== v57 ==
Design array_mult_top, start of the top module:
module array_mult_top (
    input             clk,
    input      [15:0] a,
    input      [15:0] b,
    output reg [31:0] p
);
Size in the first run: ~680 cells after synthesis, roughly 64 flip-flops, roughly 65 I/O pins, ~8200 µm² of cells after synthesis.
make LEC_CHECK=0 CAP_MARGIN=20 CORE_MARGIN=9 CORE_UTILIZATION=17 CTS_CLUSTER_DIAMETER=96 CTS_CLUSTER_SIZE=40 GPL_ROUTABILITY_DRIVEN=1 GPL_TIMING_DRIVEN=0 MIN_ROUTING_LAYER=met2 PLACE_DENSITY=0.91 SETUP_SLACK_MARGIN=1.22 SLEW_MARGIN=15 TNS_END_PERCENT=25 finish   # period 12.0 ns
run.sh (not shown) runs the stock make flow with config.mk's settings and CLKGATE_MAP_FILE=.
The flow for v57 finished, though final verification flagged negative setup slack.
What v38 does differently from v57 at the input level:
Settings: a deleted GPL_TIMING_DRIVEN that had been 0; a deleted CTS_CLUSTER_SIZE that had been 40; a change of SLEW_MARGIN from 15 to 20; a change of CORE_MARGIN from 9 to 2; a change of CORE_UTILIZATION from 17 to 66; a deleted MIN_ROUTING_LAYER that had been met2; a deleted TNS_END_PERCENT that had been 25; a change of SETUP_SLACK_MARGIN from 1.22 to 1.6; a deleted GPL_ROUTABILITY_DRIVEN that had been 1; a deleted PLACE_DENSITY that had been 0.91; a deleted CTS_CLUSTER_DIAMETER that had been 96; a change of the clock period (ns, I/O delays scaled along) from 12.0 to 9.2.
Notes after the runs:
FAIL for each of v57 and v38
v57 completed end to end; final checks failed (negative setup slack).
Although it ran to completion, v38 produced a layout that fails the final checks because of negative setup slack.
Setup slack in v38 is smaller than in v57.
Area of the core: v57 and v38 compared, lower one is v38
Routing usage on met3 delta for v38 relative to v57: 9.5 points lower
Relative to v57, the final-layout clock buffer total of v38 is higher by 1.
Reported for v57 and v38, number of cells in Yosys stat turned out identical to the last digit.
v57 was larger in final cell area than v38.
diff inputs: v38 => v23
Settings: PLACE_DENSITY_LB_ADDON: unset -> 0.01; SETUP_SLACK_MARGIN: 1.6 -> unset; CORE_UTILIZATION: 66 -> 71; the clock period (ns, I/O delays scaled along): 9.2 -> 16.1.
==> comparison <==
Going from v38 to v23, arrival time at the worst endpoint grows by 100 ps. Summary of v23 over v38: routed wire length on met3 rose by 190 µm, wire length reported by the detailed router saw an increase, die footprint saw a decrease, wire length per cell rose 0.55 µm. | v23 | all stages done | FAIL | negative setup slack |. Between v23 and v38, the fraction of area in multi-input gates figures differ only marginally. NOTE: number of clock buffers in the layout in v23 exceeds that of v38. The run with more setup slack is v23; v38 has less. Where fmax is concerned, v38 is better than v23. Between v38 and v23, cell area decreased.
Edits applied to the flow inputs when going from v23 to v7:
Settings: a change of CORE_UTILIZATION from 71 to 18; an added PLACE_DENSITY of 0.6; a deleted PLACE_DENSITY_LB_ADDON that had been 0.01; a change of the clock period (ns, I/O delays scaled along) from 16.1 to 24.6.
--- outcome ---
- On synthesized chip area reported by yosys, v7 and v23 are neck and neck.
- Worst setup margin delta for v7 relative to v23: 7410 ps higher
- v7: PASS, flow complete, no timing, DRC or antenna violations
- Comparing v7 and v23, the lower area added between synthesis and finish was measured on v7.
- | overall fraction of global-route tracks in use | v7 vs v23 | 19 points lower |
- Clock skew: v7 vs v23, no meaningful difference
- For the layout net count, v7 came in about 2.2% lower than v23 did.
- Met2 capacity usage during global routing in v7 vs v23: down 38 points

Starting RTL as in the previous note.
Settings: LEC_CHECK=0, CAP_MARGIN=20, CELL_PAD_IN_SITES_DETAIL_PLACEMENT=2, CELL_PAD_IN_SITES_GLOBAL_PLACEMENT=1, CORE_MARGIN=2, CORE_UTILIZATION=40, CTS_CLUSTER_SIZE=98, MAX_ROUTING_LAYER=met4, PLACE_DENSITY=0.56, SETUP_SLACK_MARGIN=0.73, SLEW_MARGIN=40; clock period 20.0 ns.
The first run finished clean.
Rerun with:
--- a/flow/config.mk
+++ b/flow/config.mk
@@ -8 +8,2 @@
-export CAP_MARGIN = 20
+export ABC_AREA = 1
+export CAP_MARGIN = 35
@@ -10,3 +11,3 @@
-export CELL_PAD_IN_SITES_GLOBAL_PLACEMENT = 1
-export CORE_MARGIN = 2
-export CORE_UTILIZATION = 40
+export CELL_PAD_IN_SITES_GLOBAL_PLACEMENT = 3
+export CORE_MARGIN = 9
+export CORE_UTILIZATION = 15
@@ -17 +18 @@
-export SLEW_MARGIN = 40
+export SLEW_MARGIN = 10
The changed run passed the timing, DRC and antenna checks.
Count of clock-buffer cells in the layout rises by 4.
Die size went up to 3.1 times its value.
Sequential cell count does not change.
Area after synthesis went up by a little under a tenth.
Register-to-register slack gains 280 ps.

Starting RTL as in the previous note.
export LEC_CHECK = 0
export ABC_AREA = 1
export CAP_MARGIN = 0
export CORE_ASPECT_RATIO = 0.94
export CORE_MARGIN = 2
export CORE_UTILIZATION = 72
export CTS_CLUSTER_DIAMETER = 255
export CTS_CLUSTER_SIZE = 98
export PLACE_DENSITY = 0.42
export SLEW_MARGIN = 20
export TNS_END_PERCENT = 20
create_clock -name core_clock -period 9.79 [get_ports {clk}]
The first run finished but fails on setup timing.
Edit:
==> flow/config.mk (replaced) <==
export PLATFORM = sky130hd
export DESIGN_NAME = array_mult_top
export DESIGN_NICKNAME = array_mult_top
export VERILOG_FILES = /design/flow/design.v
export SDC_FILE = /design/flow/constraint.sdc
export NUM_CORES = 4
export LEC_CHECK = 0
export CAP_MARGIN = 20
export CORE_MARGIN = 2
export CORE_UTILIZATION = 40
export PLACE_DENSITY = 0.6
export SLEW_MARGIN = 20
==> flow/constraint.sdc (replaced) <==
create_clock -name core_clock -period 19.6 [get_ports {clk}]
set_input_delay 3.9200 -clock core_clock [delete_from_list [all_inputs] [get_ports {clk}]]
set_output_delay 3.9200 -clock core_clock [all_outputs]
set_load 0.01 [all_outputs]
What happened:
- With this change the flow produced a clean layout
- worst setup slack improved by 9.4 ns
- utilization went down by 36 points
- sequential share of layout area went up by 0.61 points
- die size went up by 64%
- wire length went down by 22%
- synthesized cell count went down by 27%
- critical path depth went down by 3
- final area went down by 4.7%
- cell count went down by 13%
- non-clock buffer count went down by 26
- clock-buffer cell count went up by 2
Edit:
==> flow/constraint.sdc (replaced) <==
create_clock -name core_clock -period 20.0 [get_ports {clk}]
set_input_delay 4.0000 -clock core_clock [delete_from_list [all_inputs] [get_ports {clk}]]
set_output_delay 4.0000 -clock core_clock [all_outputs]
set_load 0.01 [all_outputs]
Effect: Sequential share of layout area climbs by 0.24 points; cell area went down by 1.5%; global-route usage shrinks by 0.61 points; synthesized area stays the same; non-clock buffer count shrinks by 2.

## run A
array_mult_top again, from the RTL that the note above started with.
clock: 12.0 ns
lec_check: 0
cap_margin: 20
core_margin: 9
core_utilization: 17
cts_cluster_diameter: 96
cts_cluster_size: 93
gpl_routability_driven: 1
gpl_timing_driven: 0
min_routing_layer: met2
place_density: 0.91
setup_slack_margin: 3.33
slew_margin: 15
tns_end_percent: 50
No crash in run A: every stage finished, but the layout fails its final checks due to setup timing.
Input-level comparison between run B and run A:
==> flow/config.mk <==
export PLATFORM = sky130hd
export DESIGN_NAME = array_mult_top
export DESIGN_NICKNAME = array_mult_top
export VERILOG_FILES = /design/flow/design.v
export SDC_FILE = /design/flow/constraint.sdc
export NUM_CORES = 4
export LEC_CHECK = 0
export CAP_MARGIN = 20
export CORE_MARGIN = 2
export CORE_UTILIZATION = 55
export PLACE_DENSITY = 0.6
export SLEW_MARGIN = 20
==> flow/constraint.sdc <==
create_clock -name core_clock -period 19.6 [get_ports {clk}]
set_input_delay 3.9200 -clock core_clock [delete_from_list [all_inputs] [get_ports {clk}]]
set_output_delay 3.9200 -clock core_clock [all_outputs]
set_load 0.01 [all_outputs]
[summary]
Final standard cell count with taps included and fillers excluded, run B and run A: smaller value in run B. Compared with run A, final HPWL from detailed placement in run B decreased by more than a quarter. Compared with run A, run B shows a worst-case setup slack after placement that is 7.02 ns higher. In run B, worst-case reg-to-reg path depth is lower than in run A. a_q[0] as the worst setup path startpoint was reported by run A, and b_q[0] by run B. Across run A and run B, a clean result was obtained everywhere but in run A. Lower non-clock buffer count among run B and run A: run B.
What run C does differently from run B at the input level:
diff --git a/flow/config.mk b/flow/config.mk
--- a/flow/config.mk
+++ b/flow/config.mk
@@ -9,4 +9,6 @@
 export CORE_MARGIN = 2
-export CORE_UTILIZATION = 55
+export CORE_UTILIZATION = 68
 export PLACE_DENSITY = 0.6
+export SETUP_SLACK_MARGIN = 2.75
 export SLEW_MARGIN = 20
+export TNS_END_PERCENT = 5
==> flow/constraint.sdc <==
create_clock -name core_clock -period 20.0 [get_ports {clk}]
set_input_delay 4.0000 -clock core_clock [delete_from_list [all_inputs] [get_ports {clk}]]
set_output_delay 4.0000 -clock core_clock [all_outputs]
set_load 0.01 [all_outputs]
==> results <==
Compared to run B, run C has die area about 19% lower.
Fill cell instance count of the final layout: lower on run C
When the final numbers for run C and run B were put side by side, the slew at the pin closest to its max-slew limit turned out to be smaller in run B.

array_mult_top again, from the RTL that the note above started with.
make LEC_CHECK=0 CAP_MARGIN=25 CORE_MARGIN=2 CORE_UTILIZATION=72 CTS_CLUSTER_SIZE=25 GPL_ROUTABILITY_DRIVEN=1 GPL_TIMING_DRIVEN=1 MIN_ROUTING_LAYER=met1 PLACE_DENSITY_LB_ADDON=0.18 SETUP_SLACK_MARGIN=2.47 SLEW_MARGIN=15 TNS_END_PERCENT=95 finish   # period 16.4 ns
The baseline finished with negative setup slack left.
==> next run, changes <==
Settings changed: CAP_MARGIN 25 to 20, CORE_UTILIZATION 72 to 58, CTS_CLUSTER_SIZE 25 to unset, GPL_ROUTABILITY_DRIVEN 1 to unset, GPL_TIMING_DRIVEN 1 to unset, MIN_ROUTING_LAYER met1 to unset, PLACE_DENSITY_LB_ADDON 0.18 to unset, SETUP_SLACK_MARGIN 2.47 to unset, SLEW_MARGIN 15 to 20, TNS_END_PERCENT 95 to unset.
Clock period 16.4 ns to 11.0 ns, I/O delays scaled along.
=> The changed run finished but fails on negative setup slack; final area came out higher slightly; final cell count came out higher by a few percent; core utilization came out lower by 18 points; area after synthesis is unchanged; non-clock buffer count came out higher by 10; global-route usage came out lower by 10 points; wire length came out lower by a quarter to a third; via count came out lower by a few percent.
==> next run, changes <==
Settings changed: ABC_AREA set to 0, CORE_UTILIZATION 58 to 68, CTS_CLUSTER_DIAMETER set to 383, CTS_CLUSTER_SIZE set to 50, PLACE_DENSITY_LB_ADDON set to 0.07, SETUP_SLACK_MARGIN set to 3.25.
The new run completed, yet does not pass: negative setup slack.
Hold slack is better by 0.044 ns.
Register-to-register slack is worse by 0.21 ns.
Worst setup slack is worse by 0.21 ns.
Global-route usage increases by 6.8 points.
Core utilization increases by 14 points.
Cell count decreases by 4.0%.
Die area decreases by about 14%.
Clock skew hardly moves.
